Design cpu, start of the top module:
module cpu 
	(output wire [7:0] address,
	 output wire [7:0] to_memory,
	 output wire write,
	 input wire [7:0] from_memory, 
     input wire clk, reset);
Settings: LEC_CHECK=0, CAP_MARGIN=20, CORE_MARGIN=2, CORE_UTILIZATION=68, CTS_CLUSTER_SIZE=42, SETUP_SLACK_MARGIN=0.81, SLEW_MARGIN=20, TNS_END_PERCENT=5; clock period 2.84 ns.
run.sh (not shown) runs the stock make flow with config.mk's settings and CLKGATE_MAP_FILE=.
The starting point never finished: it broke off in 5_1_grt.
Edit:
- CORE_UTILIZATION: 68 -> 64
- CTS_CLUSTER_SIZE: 42 -> unset
- SETUP_SLACK_MARGIN: 0.81 -> unset
- TNS_END_PERCENT: 5 -> unset
- clock period: 2.84 -> 4.03 ns (I/O delays scaled with it)
After rerunning: This time the run completed without violations. Area after synthesis is unchanged. Synthesized cell count does not change. Die size went up by 6.0%.
Edit:
- ABC_AREA: unset -> 1
- CORE_UTILIZATION: 64 -> 68
- clock period: 4.03 -> 5.17 ns (I/O delays scaled with it)
After rerunning: Clock-buffer cell count is unchanged; die area decreases by roughly a tenth; routed wire length went down by about a fifth; final area came out lower by a few percent; combinational power falls by well over a third; worst setup slack improves by 1.0 ns.
Edit:
- ABC_AREA: 1 -> unset
- CORE_UTILIZATION: 68 -> 40
- clock period: 5.17 -> 8.0 ns (I/O delays scaled with it)
Via count decreases slightly; power decreases by about a fifth; clock power decreases by about a fifth; final cell count decreases by a little under a tenth; flip-flop count does not change; setup slack gains 1.5 ns; global-route usage decreases by 12 points; clock-buffer cell count does not change; design area increases by a few percent; wire length increases by about a fifth.
Edit:
- CORE_ASPECT_RATIO: unset -> 0.5
- CORE_UTILIZATION: 40 -> 47
- CTS_CLUSTER_DIAMETER: unset -> 339
- CTS_CLUSTER_SIZE: unset -> 98
- PLACE_DENSITY: unset -> 0.39
- SETUP_SLACK_MARGIN: unset -> 1.88
- SLEW_MARGIN: 20 -> 15
- TNS_END_PERCENT: unset -> 15
Effect:
- The new run finished with timing, DRC and antenna clean
- cell area is about the same
- routed wire length stays flat
- worst hold slack barely changes
Edit:
- CELL_PAD_IN_SITES_GLOBAL_PLACEMENT: unset -> 2
- CORE_ASPECT_RATIO: 0.5 -> unset
- CORE_UTILIZATION: 47 -> 40
- CTS_CLUSTER_DIAMETER: 339 -> unset
- CTS_CLUSTER_SIZE: 98 -> 53
- PLACE_DENSITY: 0.39 -> unset
- SETUP_SLACK_MARGIN: 1.88 -> unset
- SLEW_MARGIN: 15 -> 20
- TNS_END_PERCENT: 15 -> unset
Outcome: The changed run went through all stages and came out clean. Hold slack is better by 0.0044 ns. Wire length went up by a few percent. Final cell count went up slightly. Final area went up slightly. Via count went down slightly. Clock power went up by a few percent. Critical path depth is unchanged.

* * *

Setup of run 1:
Starting RTL as in the previous note.
Settings: LEC_CHECK=0, CAP_MARGIN=20, CELL_PAD_IN_SITES_DETAIL_PLACEMENT=0, CORE_ASPECT_RATIO=1.14, CORE_MARGIN=2, CORE_UTILIZATION=71, CTS_CLUSTER_DIAMETER=339, MIN_ROUTING_LAYER=met1, PLACE_DENSITY_LB_ADDON=0.05, SLEW_MARGIN=20; clock period 4.73 ns.
Edits applied to the flow inputs when going from run 1 to run 2:
# run 1
export LEC_CHECK = 0
export CAP_MARGIN = 20
export CELL_PAD_IN_SITES_DETAIL_PLACEMENT = 0
export CORE_ASPECT_RATIO = 1.14
export CORE_MARGIN = 2
export CORE_UTILIZATION = 71
export CTS_CLUSTER_DIAMETER = 339
export MIN_ROUTING_LAYER = met1
export PLACE_DENSITY_LB_ADDON = 0.05
export SLEW_MARGIN = 20
create_clock -name core_clock -period 4.73 [get_ports {clk}]
# run 2
export LEC_CHECK = 0
export CAP_MARGIN = 20
export CELL_PAD_IN_SITES_DETAIL_PLACEMENT = 0
export CORE_ASPECT_RATIO = 0.5
export CORE_MARGIN = 2
export CORE_UTILIZATION = 45
export CTS_CLUSTER_DIAMETER = 339
export CTS_CLUSTER_SIZE = 93
export MIN_ROUTING_LAYER = met1
export SLEW_MARGIN = 20
export TNS_END_PERCENT = 15
create_clock -name core_clock -period 8.14 [get_ports {clk}]
Notes after the runs:
- In run 2, the global-route usage came out 12 points below the value in run 1.
- Going from run 1 to run 2, worst hold slack shrinks by 0.0080 ns.
- Of the two values seen for cell with the biggest individual delay on the critical path, sky130_fd_sc_hd__or4_1 was produced by run 2 and sky130_fd_sc_hd__o21ai_1 by run 1.
- Compared with run 1, run 2 shows combinational share of power lower by 1.2 points.
- Utilization: run 2 and run 1 compared, lower one is run 2
- Run 2 vs. run 1: post-place instance area now sits higher, count of instances resized after the clock tree is built now sits at about the same level, actual slew at the worst max-slew pin now sits lower, final cell count now sits higher.
- Sequential share of layout area for run 2 is lower than for run 1.
- The lower maximum fanout along the worst path of run 2 and run 1 is in run 1.
Changes in run 3 relative to run 2:
# run 2
export LEC_CHECK = 0
export CAP_MARGIN = 20
export CELL_PAD_IN_SITES_DETAIL_PLACEMENT = 0
export CORE_ASPECT_RATIO = 0.5
export CORE_MARGIN = 2
export CORE_UTILIZATION = 45
export CTS_CLUSTER_DIAMETER = 339
export CTS_CLUSTER_SIZE = 93
export MIN_ROUTING_LAYER = met1
export SLEW_MARGIN = 20
export TNS_END_PERCENT = 15
create_clock -name core_clock -period 8.14 [get_ports {clk}]
# run 3
export LEC_CHECK = 0
export CAP_MARGIN = 20
export CELL_PAD_IN_SITES_DETAIL_PLACEMENT = 0
export CORE_ASPECT_RATIO = 1.14
export CORE_MARGIN = 2
export CORE_UTILIZATION = 72
export CTS_CLUSTER_DIAMETER = 339
export MIN_ROUTING_LAYER = met1
export PLACE_DENSITY = 0.59
export SETUP_SLACK_MARGIN = -0.28
export SLEW_MARGIN = 20
create_clock -name core_clock -period 3.77 [get_ports {clk}]
--- outcome ---
Ran to the end and failed final checks on negative setup slack: run 3.
Run 3 gives more net switching share of the total power than run 2 did.
In run 3 the combinational-cell power consumption turned out about 130% higher than in run 2.
Run 3 vs. run 2: biggest cell delay along the critical path shrank by 0.08 ns; final-layout non-clock buffer area share grew by 2.4 points.
Max combinational share of power across run 2 and run 3: run 3
Between run 3 and run 2, the multi-input combinational cell area does not differ in any meaningful way.
Endpoint arrival time on the critical path on run 3 is down relative to run 2.
Diff run 2 and run 3: net load switching power lower in run 2
Routed wire length per instance delta for run 3 relative to run 2: about 5% higher
Compared run 3 vs run 2, and clock slew seen by the registers of the worst setup and hold paths is up in run 3.
### run 3 -> run 4
# run 3
export LEC_CHECK = 0
export CAP_MARGIN = 20
export CELL_PAD_IN_SITES_DETAIL_PLACEMENT = 0
export CORE_ASPECT_RATIO = 1.14
export CORE_MARGIN = 2
export CORE_UTILIZATION = 72
export CTS_CLUSTER_DIAMETER = 339
export MIN_ROUTING_LAYER = met1
export PLACE_DENSITY = 0.59
export SETUP_SLACK_MARGIN = -0.28
export SLEW_MARGIN = 20
create_clock -name core_clock -period 3.77 [get_ports {clk}]
# run 4
export LEC_CHECK = 0
export CAP_MARGIN = 20
export CELL_PAD_IN_SITES_DETAIL_PLACEMENT = 0
export CORE_ASPECT_RATIO = 0.85
export CORE_MARGIN = 2
export CORE_UTILIZATION = 72
export CTS_CLUSTER_DIAMETER = 339
export MIN_ROUTING_LAYER = met1
export PLACE_DENSITY = 0.35
export SETUP_SLACK_MARGIN = -0.28
export SLEW_MARGIN = 20
create_clock -name core_clock -period 4.47 [get_ports {clk}]
--- outcome ---
Run comparison: run 4 end of the critical path to_memory[2]; run 3 end of the critical path to_memory[6]
Both conditions hold for run 4: the flow ran to the end and the final layout passed the timing, DRC and antenna checks.
Of run 3 and run 4, the lower power share of the combinational group belongs to run 4.
Between run 3 and run 4, the height of the die is lower for run 4.
Setup slack in run 4 is larger than in run 3.

* * *

Starting RTL as in the previous note.
clock: 8.0 ns
lec_check: 0
cap_margin: 20
core_margin: 2
core_utilization: 47
cts_cluster_diameter: 339
cts_cluster_size: 17
place_density: 0.39
slew_margin: 15
tns_end_percent: 15
The first run finished clean.
Edit:
Settings changed: ABC_AREA set to 1, CAP_MARGIN 20 to 10, CELL_PAD_IN_SITES_GLOBAL_PLACEMENT set to 1, CORE_ASPECT_RATIO set to 0.61, CORE_UTILIZATION 47 to 45, CTS_CLUSTER_DIAMETER 339 to 221, CTS_CLUSTER_SIZE 17 to 11, GPL_ROUTABILITY_DRIVEN set to 1, MIN_ROUTING_LAYER set to met2, PLACE_DENSITY 0.39 to unset, PLACE_DENSITY_LB_ADDON set to 0.11, SETUP_SLACK_MARGIN set to 1.0, SLEW_MARGIN 15 to 20, TNS_END_PERCENT 15 to unset.
After rerunning:
- This time the run failed in global routing (5_1_grt) on GRT-0116
- die area hardly moves
- area after synthesis shrinks by 4.2%
- synthesized cell count climbs by 16%
Edit:
Settings changed: ABC_AREA 1 to unset, CAP_MARGIN 10 to 20, CELL_PAD_IN_SITES_GLOBAL_PLACEMENT 1 to unset, CORE_ASPECT_RATIO 0.61 to unset, CORE_UTILIZATION 45 to 47, CTS_CLUSTER_DIAMETER 221 to 339, CTS_CLUSTER_SIZE 11 to 12, GPL_ROUTABILITY_DRIVEN 1 to unset, MIN_ROUTING_LAYER met2 to unset, PLACE_DENSITY set to 0.39, PLACE_DENSITY_LB_ADDON 0.11 to unset, SETUP_SLACK_MARGIN 1.0 to 1.92, SLEW_MARGIN 20 to 15, TNS_END_PERCENT set to 5.
Result:
- Now the flow went through all stages and came out clean
- die area hardly moves
- synthesized area is higher by a few percent
- synthesized cell count falls by roughly a tenth
Edit:
Settings changed: CAP_MARGIN 20 to 30, CORE_UTILIZATION 47 to 56, CTS_CLUSTER_DIAMETER 339 to unset, CTS_CLUSTER_SIZE 12 to unset, PLACE_DENSITY 0.39 to unset, SETUP_SLACK_MARGIN 1.92 to unset, SLEW_MARGIN 15 to 20, TNS_END_PERCENT 5 to unset.
The new run completed without violations.
Design area drops by 1.7%.
Register-to-register slack got worse by 0.09 ns.
Utilization is higher by 8.2 points.
Worst hold slack improves by 0.0090 ns.
Via count rises by 2.0%.
Non-clock buffer count is unchanged.
Edit:
Settings changed: ABC_AREA set to 1, CELL_PAD_IN_SITES_GLOBAL_PLACEMENT set to 1, CORE_ASPECT_RATIO set to 0.61, CORE_UTILIZATION 56 to 45, CTS_CLUSTER_DIAMETER set to 221, CTS_CLUSTER_SIZE set to 11, GPL_ROUTABILITY_DRIVEN set to 0, MIN_ROUTING_LAYER set to met2, SETUP_SLACK_MARGIN set to 1.0.
Outcome: The changed run ended with an error in global routing (5_1_grt); synthesized cell count is higher by about 16%; die size grows by 19%; synthesized area fell by 4.2%.
Edit:
Settings changed: ABC_AREA 1 to unset, CAP_MARGIN 30 to 20, CELL_PAD_IN_SITES_GLOBAL_PLACEMENT 1 to unset, CORE_ASPECT_RATIO 0.61 to 0.5, CORE_UTILIZATION 45 to 67, CTS_CLUSTER_DIAMETER 221 to 339, CTS_CLUSTER_SIZE 11 to 98, GPL_ROUTABILITY_DRIVEN 0 to unset, MIN_ROUTING_LAYER met2 to unset, PLACE_DENSITY set to 0.39, SETUP_SLACK_MARGIN 1.0 to unset, SLEW_MARGIN 20 to 15, TNS_END_PERCENT set to 5.
Effect: Now the flow completed without violations. Die size drops by 29%. Synthesized area climbs by 4.4%. Synthesized cell count drops by 13%.
Power is estimated from default activity; no workload was simulated.
